==> inputs of 01-09 <==
==> flow/design.v <==
`timescale 1ns/1ps
module ALU(ALUControl, a, b, zero, less_greater, w);
    parameter N = 16;
    input [2:0] ALUControl;
    input signed [N-1:0] a, b;
    output zero, less_greater;
    output reg signed [N-1:0] w;
    always @(a or b or ALUControl) begin
        case (ALUControl)
            3'b000   :  w = a + b;
            3'b001   :  w = a - b;
            3'b010   :  w = a & b;
            3'b011    :  w = a | b;
            3'b101   :  w = $signed(a) < $signed(b) ? 16'd1 : 16'd0;
            3'b100   :  w = a ^ b;
            default:  w = {N{1'bx}};
        endcase
    end
    assign zero = (~|w);
    assign less_greater = |w;
endmodule
`timescale 1ns/1ps
module ALU_Controller(func3, Branch_funct, ALUOp, ALUControl);
    input [2:0] func3;
    input [1:0] Branch_funct;
    input [1:0] ALUOp;  
    output reg [2:0] ALUControl;
    always @(ALUOp or func3 or Branch_funct)begin
        case (ALUOp)
            2'b00   : ALUControl <= 3'b000;
            2'b01   : ALUControl <= 
                        (Branch_funct == 2'b00) ? 3'b001:
                        (Branch_funct == 2'b01) ? 3'b001:
                        (Branch_funct == 2'b10) ? 3'b101: 3'bxxx;
            2'b10   : ALUControl <= 
                        (func3 == 3'b000) ? 3'b000:
                        (func3 == 3'b001)  ? 3'b001:
                        (func3 == 3'b111) ? 3'b010:
                        (func3 == 3'b110) ? 3'b011:
                        (func3 == 3'b010) ? 3'b101 : 3'bxxx;
            2'b11   : ALUControl <= 3'b000;
            default: ALUControl <= 3'b000;
        endcase
    end
endmodule
module BranchController(Branch_funct, branch, less_greater, zero, w);
    input branch, zero, less_greater;
    input [1:0] Branch_funct;
    output reg w;
    always @(Branch_funct, zero, less_greater, branch) begin
        case (Branch_funct)
            2'b00   : w <= branch && zero;
            2'b01   : w <= branch && ~zero;
            2'b10   : w <= branch && less_greater;
            default: w <= 1'b0;
        endcase
    end
endmodule
`timescale 1ns/1ps
module CRegister(in, en, rst, clk, out);
    parameter N = 16;
    input [N-1:0] in;
    input en, clk, rst;
    output reg [N-1:0] out;
    always @(posedge clk or posedge rst) begin
        if (rst)
            out <= {N{1'b0}};
        else if (en)
            out <= in;
    end
endmodule
`timescale 1ns/1ps
module ImmExtension(immSrc, data, w);
    input [2:0] immSrc;
    input [12:0] data;
    parameter [2:0] L_T = 3'b000, S_T = 3'b001,
                    B_T = 3'b010, J_T = 3'b011,
                    I_T = 3'b100;
    output reg [15:0] w;
    always @(immSrc, data) begin
        case (immSrc)
            L_T   : w <= {{9{data[12]}},data[12], data[8:6] , data[2:0]};
            S_T   : w <= {{19{data[12]}},data[12], data[5:0]};
            J_T   : w <= {{3{data[12]}},data[12], data[11:0]};
            B_T   : w <= {{11{data[12]}}, data[12], data[9], data[2:0]};
            I_T   : w <= {{9{data[12]}},data[12], data[8:6], data[2:0]};
            default: w <= 16'dx;
        endcase
    end
endmodule
`timescale 1ns/1ps
module Mux2to1(slc, a, b, w);
    parameter N = 16;
    input slc;
    input [N-1:0] a, b;
    output [N-1:0] w;
    assign w = ~slc ? a : b;
endmodule
`timescale 1ns/1ps
module Mux4to1(slc, a, b, c, d, w);
    parameter N = 16;
    input [1:0] slc;
    input [N-1:0] a, b, c, d;
    output reg [N-1:0] w;
    always @(a or b or c or d or slc) begin
        case (slc)
            2'b00  : w <= a;
            2'b01  : w <= b;
            2'b10  : w <= c;
            2'b11  : w <= d;
            default: w <= {N{1'bx}};
        endcase
    end
endmodule
`timescale 1ns/1ps
module RegisterFile(clk, regWrite,
                    readRegister1, readRegister2,
                    writeRegister, writeData,
                    readData1, readData2);
    parameter WordLen = 16;
    parameter WordCount = 16;
    input regWrite, clk;
    input [2:0] readRegister1, readRegister2, writeRegister;
    input [WordLen-1:0] writeData;
    output [WordLen-1:0] readData1, readData2;
    reg [WordLen-1:0] registerFile [0:(WordCount /2)-1];
    always @(posedge clk) begin
        if (regWrite)
            registerFile[writeRegister] <= writeData;
    end
    assign readData1 = registerFile[readRegister1];
    assign readData2 = registerFile[readRegister2];
endmodule
`timescale 1ns/1ps
module MainController(clk, rst, op,
                      PCUpdate, adrSrc, memWrite, branch,
                      IRWrite, resultSrc, ALUOp, 
                      ALUSrcA, ALUSrcB, immSrc, regWrite, jump);
    input [2:0] op;
    input clk, rst;
    output reg [1:0]  resultSrc, ALUSrcA, ALUSrcB, ALUOp;
    output reg [2:0] immSrc;
    output reg adrSrc, regWrite, memWrite, PCUpdate, branch, IRWrite, jump;
    parameter [2:0] R_T = 3'b000, L_T = 3'b001,
                    S_T = 3'b010, B_T = 3'b011,
                    J_T = 3'b100, I_T = 3'b101;
    reg [11:0] pstate;
    reg [11:0] nstate;
    always @(*) begin
        case (pstate)
            12'b000000000001   : nstate = 12'b000000000010;
            12'b000000000010  : nstate =  (op == L_T)    ? 12'b000000000100     :
                                 (op == R_T)    ? 12'b000000010000     :
                                 (op == B_T)    ? 12'b000001000000     :                                   
                                 (op == J_T)    ? 12'b000000001000     :
                                 (op == S_T)    ? 12'b000010000000     : 
                                 (op == I_T)    ? 12'b100000000001     :12'b000000000001;   
            12'b100000000001 : nstate = 12'b000000100000;
            12'b000000000100 : nstate = 12'b001000000001;
            12'b000000010000 : nstate = 12'b000000100000;
            12'b000000100000: nstate = 12'b000000000001;
            12'b000001000000 : nstate = 12'b000000000001;
            12'b000000001000 : nstate = 12'b000000000001;
            12'b000010000000 : nstate = 12'b000100000000;
            12'b000100000000: nstate = 12'b000000000001;
            12'b001000000001: nstate = 12'b010000000001;
            12'b010000000001 : nstate = 12'b000000000001;
            default: nstate = 12'b000000000001;
        endcase
    end
    always @(pstate) begin
        {resultSrc, memWrite, ALUOp, ALUSrcA, ALUSrcB, immSrc, 
                regWrite, PCUpdate, branch, IRWrite, jump, adrSrc} = 18'b0;
        case (pstate)
            12'b000000000001 : begin
                IRWrite   = 1'b1;
                adrSrc    = 1'b0;
                ALUSrcA   = 2'b00;
                ALUSrcB   = 2'b10;
                ALUOp     = 2'b00;
                resultSrc = 2'b10;
                PCUpdate  = 1'b1;
            end
            12'b000000000010: begin
                ALUSrcA   = 2'b01;
                ALUSrcB   = 2'b01;
                ALUOp     = 2'b00;
                immSrc    = 3'b010;
            end
            12'b100000000001: begin 
                ALUSrcA   = 2'b10;
                ALUSrcB   = 2'b01;
                immSrc    = 3'b100;
                ALUOp     = 2'b11;
            end
            12'b000000000100: begin 
                ALUSrcA   = 2'b10;
                ALUSrcB   = 2'b01;
                immSrc    = 3'b000;
                ALUOp     = 2'b11;
            end
            12'b001000000001: begin
                resultSrc = 2'b00;
                adrSrc    = 1'b1;
            end
            12'b010000000001: begin
                resultSrc = 2'b01;
                regWrite  = 1'b1;
            end
            12'b000000010000: begin
                ALUSrcA   = 2'b10;
                ALUSrcB   = 2'b00;
                ALUOp     = 2'b10;
            end
            12'b000001000000: begin
                ALUSrcA   = 2'b10;
                ALUSrcB   = 2'b00;
                ALUOp     = 2'b01;
                resultSrc = 2'b00;
                branch    = 1'b1;
            end
            12'b000000001000: begin
                ALUSrcA   = 2'b01;
                ALUSrcB   = 2'b01;
                ALUOp     = 2'b00;
                resultSrc = 2'b10;
                immSrc    = 3'b011;
                jump      = 1'b1;
            end
            12'b000010000000: begin
                ALUSrcA   = 2'b10;
                ALUSrcB   = 2'b01;
                ALUOp     = 2'b00;
                immSrc    = 3'b001;
            end
            12'b000100000000: begin
                resultSrc = 2'b00;
                adrSrc    = 1'b1;
                memWrite  = 1'b1;
            end
            12'b000000100000: begin
                resultSrc = 2'b00;
                regWrite  = 1'b1;
            end
        endcase
    end
    always @(posedge clk or posedge rst) begin
        if (rst)
            pstate <= 12'b000000000001;
        else
            pstate <= nstate;
    end
endmodule
`timescale 1ns/1ps
module RISC_V_Controller(clk, rst, op, func3, Branch_funct, zero,less_greater,
                    PCWrite, adrSrc, memWrite,
                    IRWrite, resultSrc, ALUControl,
                    ALUSrcA, ALUSrcB, immSrc, regWrite);
    input [2:0] op;
    input [2:0] func3;
    input [1:0] Branch_funct;
    input clk, rst, zero, less_greater;
    output PCWrite, adrSrc, memWrite, IRWrite, regWrite;
    output [1:0] resultSrc, ALUSrcA, ALUSrcB;
    output [2:0] ALUControl;
    output [2:0] immSrc;
    wire PCUpdate, branch, Branch_out, jump;
    wire[1:0] ALUOp;
    MainController mainController(
        .clk(clk), .rst(rst), .op(op),
        .PCUpdate(PCUpdate),
        .adrSrc(adrSrc), .memWrite(memWrite),
        .branch(branch), .resultSrc(resultSrc),
        .ALUSrcA(ALUSrcA), .ALUSrcB(ALUSrcB),
        .immSrc(immSrc), .regWrite(regWrite),
        .IRWrite(IRWrite), .ALUOp(ALUOp), .jump(jump)
    );
    ALU_Controller ALUController(
        .func3(func3),  .ALUOp(ALUOp), .ALUControl(ALUControl), .Branch_funct(Branch_funct)
    );    
    BranchController Branch_Control(
                                    .Branch_funct(Branch_funct), .branch(branch), .less_greater(less_greater), .zero(zero), .w(Branch_out)
                                    );
    assign PCWrite = (PCUpdate | Branch_out | jump); 
endmodule
`timescale 1ns/1ps
module RISC_V_Datapath(clk, rst, PCWrite, adrSrc, memWrite,
                    IRWrite, resultSrc, ALUControl,
                    ALUSrcA, ALUSrcB, immSrc, regWrite,
                    op, func3, Branch_funct, zero, less_greater, funct7,
                    mem_addr, mem_wdata, mem_we, mem_rdata);
    input clk, rst, PCWrite, adrSrc, memWrite, IRWrite, regWrite;
    input [1:0] resultSrc, ALUSrcA, ALUSrcB;
    input [2:0] ALUControl;
    input [2:0] immSrc;
    input  [15:0] mem_rdata;
    output [15:0] mem_addr, mem_wdata;
    output        mem_we;
    output [2:0] op;
    output [2:0] func3;
    output [1:0] Branch_funct;
    output  zero, less_greater, funct7;
    wire [15:0] Adr, PC, ReadData, OldPC;
    wire [15:0] ImmExt, instr, Data;
    wire [15:0] RD1, RD2, A, B, SrcA, SrcB;
    wire [15:0] ALUResult, ALUOut, Result;
    CRegister  PCR  (.in(Result),    .en(PCWrite), .rst(rst), .clk(clk), .out(PC));
    CRegister OldPCR(.in(PC),        .en(IRWrite), .rst(rst), .clk(clk), .out(OldPC));
    CRegister  IR   (.in(ReadData),  .en(IRWrite), .rst(rst), .clk(clk), .out(instr));
    CRegister MDR   (.in(ReadData),  .en(1'b1),    .rst(rst), .clk(clk), .out(Data));
    CRegister AR    (.in(RD1),       .en(1'b1),    .rst(rst), .clk(clk), .out(A));
    CRegister BR    (.in(RD2),       .en(1'b1),    .rst(rst), .clk(clk), .out(B));
    CRegister ALUR  (.in(ALUResult), .en(1'b1),    .rst(rst), .clk(clk), .out(ALUOut));
    Mux2to1 AdrMux(.slc(adrSrc),    .a(PC),     .b(Result), .w(Adr));
    Mux4to1 AMux     (.slc(ALUSrcA),   .a(PC),     .b(OldPC),  .c(A),         .d(16'd0),  .w(SrcA));
    Mux4to1 BMux     (.slc(ALUSrcB),   .a(B),      .b(ImmExt), .c(16'd2),     .d(16'd0),  .w(SrcB));
    Mux4to1 ResultMux(.slc(resultSrc), .a(ALUOut), .b(Data),   .c(ALUResult), .d(ImmExt), .w(Result));
    ImmExtension Extend(
        .immSrc(immSrc), .data({instr[15], instr[11:0]}), .w(ImmExt)
    );
    ALU ALU_Instance(
        .ALUControl(ALUControl), .a(SrcA), .b(SrcB), 
        .zero(zero), .less_greater(less_greater), .w(ALUResult)
    );
    assign mem_addr  = Adr;
    assign mem_wdata = B;
    assign mem_we    = memWrite;
    assign ReadData  = mem_rdata;
    RegisterFile RF(
        .clk(clk), 
        .regWrite(regWrite),
        .writeData(Result), 
        .readData1(RD1), .readData2(RD2),
        .readRegister1(instr[5:3]), 
        .readRegister2(instr[8:6]),
        .writeRegister(instr[11:9])
    );
    assign funct7 = instr[15]; 
    assign op = instr[14:12];
    assign func3 = instr[2:0];
    assign Branch_funct = instr[11:10];
endmodule
`timescale 1ns/1ps
module RISC_V(clk, rst, mem_addr, mem_wdata, mem_we, mem_rdata);
    input clk, rst;
    input  [15:0] mem_rdata;  
    output [15:0] mem_addr;   
    output [15:0] mem_wdata;  
    output        mem_we;     
    wire [2:0] func3, ALUControl;
    wire[2:0] immSrc;
    wire zero, less_greater, PCSrc, memWrite, 
         regWrite, ALUSrc, PCWrite, adrSrc, IRWrite, funct7;
    wire [1:0] resultSrc, ALUSrcA, ALUSrcB, Branch_funct;
    wire [2:0] op; 
    RISC_V_Controller CU(
        .clk(clk), .rst(rst), .op(op), 
        .func3(func3), .immSrc(immSrc), .zero(zero), 
        .less_greater(less_greater), .PCWrite(PCWrite),
        .adrSrc(adrSrc), .memWrite(memWrite), 
        .IRWrite(IRWrite), .resultSrc(resultSrc), 
        .ALUControl(ALUControl), .ALUSrcA(ALUSrcA),
        .ALUSrcB(ALUSrcB), .regWrite(regWrite),
        .Branch_funct(Branch_funct)
    );
    RISC_V_Datapath DP(
        .clk(clk), .rst(rst), .less_greater(less_greater),
        .PCWrite(PCWrite), .adrSrc(adrSrc),
        .memWrite(memWrite), .IRWrite(IRWrite), 
        .resultSrc(resultSrc), .immSrc(immSrc), 
        .ALUControl(ALUControl), .op(op),
        .ALUSrcA(ALUSrcA), .func3(func3),
        .ALUSrcB(ALUSrcB), .zero(zero),
        .regWrite(regWrite), .Branch_funct(Branch_funct), .funct7(funct7),
        .mem_addr(mem_addr), .mem_wdata(mem_wdata), .mem_we(mem_we), .mem_rdata(mem_rdata)
    );
endmodule
==> flow/run.sh <==
#!/bin/bash
# the make line also repeats each setting of config.mk as NAME=value (left out here)
make -C /OpenROAD-flow-scripts/flow DESIGN_CONFIG=/design/flow/config.mk WORK_HOME=/design/flow/orfs CLKGATE_MAP_FILE= finish
==> flow/config.mk <==
export PLATFORM = sky130hd
export DESIGN_NAME = RISC_V
export DESIGN_NICKNAME = RISC_V
export VERILOG_FILES = /design/flow/design.v
export SDC_FILE = /design/flow/constraint.sdc
export NUM_CORES = 4
export LEC_CHECK = 0
export CAP_MARGIN = 20
export CELL_PAD_IN_SITES_DETAIL_PLACEMENT = 0
export CELL_PAD_IN_SITES_GLOBAL_PLACEMENT = 3
export CORE_ASPECT_RATIO = 1.3
export CORE_MARGIN = 2
export CORE_UTILIZATION = 58
export CTS_CLUSTER_DIAMETER = 61
export CTS_CLUSTER_SIZE = 10
export GPL_TIMING_DRIVEN = 0
export HOLD_SLACK_MARGIN = 0.27
export MAX_ROUTING_LAYER = met5
export MIN_ROUTING_LAYER = met2
export SETUP_SLACK_MARGIN = 1.0
export SLEW_MARGIN = 40
export TNS_END_PERCENT = 25
==> flow/constraint.sdc <==
create_clock -name core_clock -period 8.0 [get_ports {clk}]
set_input_delay 1.6000 -clock core_clock [delete_from_list [all_inputs] [get_ports {clk}]]
set_output_delay 1.6000 -clock core_clock [all_outputs]
set_load 0.01 [all_outputs]
==> 01-05: changes against 01-09 <==
Settings changed: ABC_AREA from default to 1, CELL_PAD_IN_SITES_DETAIL_PLACEMENT 0 to default, CELL_PAD_IN_SITES_GLOBAL_PLACEMENT 3 to default, CORE_ASPECT_RATIO 1.3 to default, CORE_UTILIZATION 58 to 71, CTS_CLUSTER_DIAMETER 61 to 99, CTS_CLUSTER_SIZE 10 to 86, GPL_TIMING_DRIVEN 0 to default, HOLD_SLACK_MARGIN 0.27 to default, MAX_ROUTING_LAYER met5 to default, MIN_ROUTING_LAYER met2 to default, PLACE_DENSITY from default to 0.4, SETUP_SLACK_MARGIN 1.0 to -0.37, SLEW_MARGIN 40 to 20, TNS_END_PERCENT 25 to default.
==> flow/constraint.sdc (replaced) <==
create_clock -name core_clock -period 4.55 [get_ports {clk}]
set_input_delay 0.9100 -clock core_clock [delete_from_list [all_inputs] [get_ports {clk}]]
set_output_delay 0.9100 -clock core_clock [all_outputs]
set_load 0.01 [all_outputs]
==> 10-23: changes against 01-09 <==
Settings changed: CELL_PAD_IN_SITES_DETAIL_PLACEMENT 0 to default, CELL_PAD_IN_SITES_GLOBAL_PLACEMENT 3 to default, CORE_ASPECT_RATIO 1.3 to default, CORE_UTILIZATION 58 to 40, CTS_CLUSTER_DIAMETER 61 to default, CTS_CLUSTER_SIZE 10 to default, GPL_TIMING_DRIVEN 0 to default, HOLD_SLACK_MARGIN 0.27 to default, MAX_ROUTING_LAYER met5 to default, MIN_ROUTING_LAYER met2 to default, SETUP_SLACK_MARGIN 1.0 to default, SLEW_MARGIN 40 to 20, TNS_END_PERCENT 25 to default.
==> flow/constraint.sdc (replaced) <==
create_clock -name core_clock -period 7.85 [get_ports {clk}]
set_input_delay 1.5700 -clock core_clock [delete_from_list [all_inputs] [get_ports {clk}]]
set_output_delay 1.5700 -clock core_clock [all_outputs]
set_load 0.01 [all_outputs]
==> 06-27: changes against 01-09 <==
Settings changed: CELL_PAD_IN_SITES_DETAIL_PLACEMENT 0 to default, CELL_PAD_IN_SITES_GLOBAL_PLACEMENT 3 to default, CORE_ASPECT_RATIO 1.3 to default, CORE_UTILIZATION 58 to 66, CTS_CLUSTER_DIAMETER 61 to default, CTS_CLUSTER_SIZE 10 to default, GPL_TIMING_DRIVEN 0 to default, HOLD_SLACK_MARGIN 0.27 to default, MAX_ROUTING_LAYER met5 to default, MIN_ROUTING_LAYER met2 to default, SETUP_SLACK_MARGIN 1.0 to -0.43, SLEW_MARGIN 40 to 20, TNS_END_PERCENT 25 to default.
==> flow/constraint.sdc (replaced) <==
create_clock -name core_clock -period 5.76 [get_ports {clk}]
set_input_delay 1.1520 -clock core_clock [delete_from_list [all_inputs] [get_ports {clk}]]
set_output_delay 1.1520 -clock core_clock [all_outputs]
set_load 0.01 [all_outputs]
==> qor summary <==
item	01-09	01-05	10-23	06-27
Clock network power	-	-	0.00109 W	0.00177 W
Number of sinks driven by the clock tree	-	-	252	252
Pre-CTS worst setup slack	-	-0.5244 ns	0.6579 ns	-0.4566 ns
Die width	139.8 um	145.2 um	190.4 um	149.1 um
Setup fix buffers added after clock tree synthesis	-	-	0	15
Post-cts sizing count	-	-	0	74
Cell count of the worst reg-to-reg path	-	-	17	23
Syn Nets	1,124	1,833	1,124	1,124
Reg power frac	-	-	55.4%	51.1%
Cell variety after synth	89	42	89	89
Multi-input combinational gate total	-	-	669	669
Number of warnings in the stage logs	-	-	62	67
Type of the setup path with the least slack	-	-	reg2out	reg2out
Xor/xnor cell area share of the yosys netlist	0.3241%	0.4950%	0.3241%	0.3241%
Power, Total	-	-	0.002500 W	0.003695 W
Reg area	-	-	6950 um^2	6954 um^2
Maximum capacitance violations	-	-	0	0
Simple share	8.121%	22.28%	8.121%	8.121%
Run status	stopped before the end	stopped before the end	timing/DRC/antenna clean	finished with violations
Stage where the flow stopped	global placement without I/O (3_1_place_gp_skip_io)	clock tree synthesis (4_1_cts)	-	-
Violated checks	-	-	-	negative setup slack
Fin worst setup slack	-	-	0.3326 ns	-0.4984 ns
Switching power	-	-	0.0005095 W	0.0007969 W
Worst setup path endpoint	-	-	mem_addr[13]	mem_addr[12]
Non-Clock Buffer Area Fraction	-	-	4.390%	12.25%
Power and IR drop assume default switching activity.
